## wip/cedar
## SystolicCore
module SystolicCore(
	input clk,
	input rst,
	input start,
	input mode_conv_mm,
	input isac,
	input isrelu,
	input isbn,
	input [22:0] dfsm_config,
	input all_data_rdy,
	input pe_config_1_1,
	input pe_config_1_2,
	input pe_config_1_3,
	input pe_config_2_1,
	input pe_config_2_2,
	input pe_config_2_3,
	input [7:0] data_horz_1_1,
	input [7:0] data_horz_1_2,
	input [7:0] data_horz_1_3,
	input [7:0] data_horz_2_1,
	input [7:0] data_horz_2_2,
	input [7:0] data_horz_2_3,
	input [7:0] data_obli_1,
	input [7:0] data_obli_2,
	input [7:0] data_obli_3,
	input [7:0] data_obli_4,
	input [7:0] data_obli_5,
	input [7:0] data_obli_6,
	input [15:0] data_bn_1,
	input [15:0] data_bn_2,
	input data_bn_en,
	output data_preread,
	output [7:0] dout_1_1,
	output [7:0] dout_1_2,
	output [7:0] dout_1_3,
	output [7:0] dout_1_4,
	output [7:0] dout_2_1,
	output [7:0] dout_2_2,
	output [7:0] dout_2_3,
	output [7:0] dout_2_4,
	output dout_en_1_1,
	output dout_en_1_2,
	output dout_en_1_3,
	output dout_en_1_4,
	output dout_en_2_1,
	output dout_en_2_2,
	output dout_en_2_3,
	output dout_en_2_4
);
For scale: roughly 1500 flip-flops.
clock: 7.3 ns
lec_check: 0
cap_margin: 30
core_aspect_ratio: 1.01
core_margin: 3
core_utilization: 26
cts_cluster_diameter: 112
gpl_routability_driven: 0
max_routing_layer: met4
place_density_lb_addon: 0.02
setup_slack_margin: 2.07
slew_margin: 30
run.sh (not shown) runs the stock make flow with config.mk's settings and CLKGATE_MAP_FILE=.
Status wip/cedar: flow complete, layout not clean - negative setup slack
Changes in wip/maple relative to wip/cedar:
- a deleted CTS_CLUSTER_DIAMETER that had been 112
- a change of CORE_MARGIN from 3 to 2
- a deleted MAX_ROUTING_LAYER that had been met4
- a deleted PLACE_DENSITY_LB_ADDON that had been 0.02
- a change of SLEW_MARGIN from 30 to 20
- a deleted CORE_ASPECT_RATIO that had been 1.01
- an added HOLD_SLACK_MARGIN of 0.29
- a change of the clock period (ns, I/O delays scaled along) from 7.3 to 12.9
Notes after the runs:
wip/maple: PASS, flow complete, no timing, DRC or antenna violations
Detailed-route wire length came out lower on wip/maple than on wip/cedar.
Taking wip/cedar as the reference point, the met1 usage of wip/maple falls by 3.9 points.
wip/maple vs. wip/cedar: setup slack on the worst flop-to-flop path now larger; worst endpoint required time rose by 4480 ps; delay contributed by the slowest stage of the critical path went up 40 ps.
Switching power as a share of total power down 0.50 points in wip/maple wrt wip/cedar
TritonCTS buffer count, wip/maple and wip/cedar, higher one = wip/cedar.
Run comparison: wip/maple endpoint of the most critical setup path dout_2_3[3]; wip/cedar endpoint of the most critical setup path dout_2_3[4]
Modified inputs, wip/onyx compared to wip/maple
- swapping 30 for 20 in CAP_MARGIN
- putting PLACE_DENSITY at 0.37 where nothing was set
- putting ABC_AREA at 1 where nothing was set
- clearing GPL_ROUTABILITY_DRIVEN, which used to be 0
- clearing SETUP_SLACK_MARGIN, which used to be 2.07
- swapping 26 for 59 in CORE_UTILIZATION
- clearing HOLD_SLACK_MARGIN, which used to be 0.29
- swapping 12.9 for 5.74 in the clock period (ns, I/O delays scaled along)
Findings:
wip/onyx finished every stage; the final checks, however, were not passed, the failures being negative setup slack.
Between wip/onyx and wip/maple, the buffer depth of the longest clock path is higher for wip/maple.
wip/onyx against wip/maple: clock skew -7.4 ps, routed via count now sits higher, synthesized-area fraction occupied by adder cells fell 2.0 points, die area has decreased.
The following lists how wip/fjord was set up differently from wip/onyx:
- changing CORE_UTILIZATION from 59 to 65
- removing ABC_AREA (formerly 1)
- removing PLACE_DENSITY (formerly 0.37)
- changing the clock period (ns, I/O delays scaled along) from 5.74 to 6.14
Notes after the runs:
- wip/fjord completed end to end; final checks failed (negative setup slack).
- Changes observed in wip/fjord relative to wip/onyx: detail-routed via count per cell went up; final area decreased by 16000 um^2 relative to the old numbers; total global-route track usage increased by 0.70 points relative to the old numbers; clock latency at the later pin of the worst-skew pair fell 30 ps; sum of negative setup slack fell by 5090 ps.
- [wip/fjord vs wip/onyx] worst setup slack: lower in wip/fjord
- The slew at the pin closest to its max-slew limit of wip/fjord falls short of that of wip/onyx by 38 ps.
- wip/fjord vs. wip/onyx: floorplan-stage core utilization up 6.2 points, synthesized area divided by synthesized cell count shows an increase of about 24%, post-cts gate resize count fell 312, number of non-clock buffers in the layout shows a reduction of 639.

## run A
SystolicCore again, from the RTL that the note above started with.
clock: 12.9 ns
lec_check: 0
cap_margin: 30
core_margin: 2
core_utilization: 26
gpl_routability_driven: 0
hold_slack_margin: 0.15
max_routing_layer: met5
place_density_lb_addon: 0.02
setup_slack_margin: 2.07
slew_margin: 20
### run A -> run B
Settings: PLACE_DENSITY: unset -> 0.64; MAX_ROUTING_LAYER: met5 -> unset; GPL_ROUTABILITY_DRIVEN: 0 -> unset; HOLD_SLACK_MARGIN: 0.15 -> unset; CAP_MARGIN: 30 -> 20; CORE_UTILIZATION: 26 -> 72; SETUP_SLACK_MARGIN: 2.07 -> unset; PLACE_DENSITY_LB_ADDON: 0.02 -> unset; the clock period (ns, I/O delays scaled along): 12.9 -> 7.93.
Results
Against run A as the reference, run B delivers a higher peak ir drop on the vdd network. When run B is measured against run A, its number of detailed-route iterations in the first pass turns out 4 higher. Taking run A as the reference, in run B post-layout worst setup margin fell 2830 ps; sequential power higher. Highest fanout seen on the critical path for run B is higher than for run A. Run B vs run A: post-route clock period utilization up in run B. Looking only at overall power of the completed layout, and setting everything else aside, the higher value of run B and run A goes to run B. Run B ran in full, but the layout does not pass; the checks complain about negative setup slack. Run B vs run A on count of routing violations after the opening detailed-route iteration: run B is the higher one. Run A -> run B: design area decreased by a few percent.
#### Input delta (run C over run B)
Settings: swapping 72 for 45 in CORE_UTILIZATION; swapping 0.64 for 0.6 in PLACE_DENSITY; swapping 7.93 for 8.08 in the clock period (ns, I/O delays scaled along).
Notes after the runs:
The chip area from the yosys synthesis statistics of run C and that of run B are within noise of each other. Run C vs run B — area enclosed by the die boundary rose 82000 um^2. Although it ran to completion, run C produced a layout that fails the final checks because of negative setup slack. On period utilization, the higher figure sits with run B, not run C. Between run C and run B, the global-route wire length before repair is higher for run B. [compare] base=run B new=run C: logic depth of the worst path, buffers included has decreased; non-clock buffer count level; sequential share of cell area shrank by 0.43 points; via count went down by 3918. Changes observed in run C relative to run B: final setup slack of the worst path now larger; number of tap instances now larger. Relative to run B, register-to-register slack has gone up in run C.

SystolicCore again, from the RTL that the note above started with.
// SystolicCore
module SystolicCore(
	input clk,
	input rst,
	input start,
	input mode_conv_mm,
	input isac,
	input isrelu,
	input isbn,
	input [22:0] dfsm_config,
	input all_data_rdy,
	input pe_config_1_1,
	input pe_config_1_2,
	input pe_config_1_3,
	input pe_config_2_1,
	input pe_config_2_2,
	input pe_config_2_3,
	input [7:0] data_horz_1_1,
	input [7:0] data_horz_1_2,
	input [7:0] data_horz_1_3,
	input [7:0] data_horz_2_1,
	input [7:0] data_horz_2_2,
	input [7:0] data_horz_2_3,
	input [7:0] data_obli_1,
	input [7:0] data_obli_2,
	input [7:0] data_obli_3,
	input [7:0] data_obli_4,
	input [7:0] data_obli_5,
	input [7:0] data_obli_6,
	input [15:0] data_bn_1,
	input [15:0] data_bn_2,
	input data_bn_en,
	output data_preread,
	output [7:0] dout_1_1,
	output [7:0] dout_1_2,
	output [7:0] dout_1_3,
	output [7:0] dout_1_4,
	output [7:0] dout_2_1,
	output [7:0] dout_2_2,
	output [7:0] dout_2_3,
	output [7:0] dout_2_4,
	output dout_en_1_1,
	output dout_en_1_2,
	output dout_en_1_3,
	output dout_en_1_4,
	output dout_en_2_1,
	output dout_en_2_2,
	output dout_en_2_3,
	output dout_en_2_4
);
==> flow/config.mk <==
export PLATFORM = sky130hd
export DESIGN_NAME = SystolicCore
export DESIGN_NICKNAME = SystolicCore
export VERILOG_FILES = /design/flow/design.v
export SDC_FILE = /design/flow/constraint.sdc
export NUM_CORES = 4
export LEC_CHECK = 0
export ABC_AREA = 1
export CAP_MARGIN = 20
export CELL_PAD_IN_SITES_GLOBAL_PLACEMENT = 0
export CORE_MARGIN = 2
export CORE_UTILIZATION = 72
export CTS_CLUSTER_SIZE = 75
export PLACE_DENSITY_LB_ADDON = 0.24
export SLEW_MARGIN = 20
export TNS_END_PERCENT = 85
==> flow/constraint.sdc <==
create_clock -name core_clock -period 6.84 [get_ports {clk}]
set_input_delay 1.3680 -clock core_clock [delete_from_list [all_inputs] [get_ports {clk}]]
set_output_delay 1.3680 -clock core_clock [all_outputs]
set_load 0.01 [all_outputs]
The starting point ran to the end with violations: negative setup slack.
Then changed:
Settings changed: CORE_UTILIZATION 72 to 71, CTS_CLUSTER_SIZE 75 to 77, PLACE_DENSITY_LB_ADDON 0.24 to not set.
Clock period 6.84 ns to 2.3 ns, I/O delays scaled along.
=> The new run ended with an error in 5_1_grt with GRT-0232. Synthesized cell count is unchanged. Die area grows by about 1.4%. Synthesized area stays the same.
Then changed:
Settings changed: CORE_UTILIZATION 71 to 72, CTS_CLUSTER_SIZE 77 to 74, PLACE_DENSITY_LB_ADDON set to 0.24.
Clock period 2.3 ns to 6.69 ns, I/O delays scaled along.
Result: This time the run produced a layout that fails on negative setup slack; area after synthesis stays the same; die size came out lower by 1.4%; synthesized cell count is unchanged.
Then changed:
Settings changed: ABC_AREA 1 to 0, CTS_CLUSTER_SIZE 74 to 93, HOLD_SLACK_MARGIN set to 0.29, SETUP_SLACK_MARGIN set to -0.63.
The changed run completed, yet does not pass: negative setup slack.
Sequential cell count stays the same.
Hold slack degrades by 0.0071 ns.
Core utilization is lower by 0.41 points.
Design area shrinks by 7.8%.
Area after synthesis went down by about 7%.
Worst setup slack gets worse by 0.40 ns.
Clock-buffer cell count went down by 10.
Routed wire length fell by 14%.
Power and IR drop assume default switching activity.
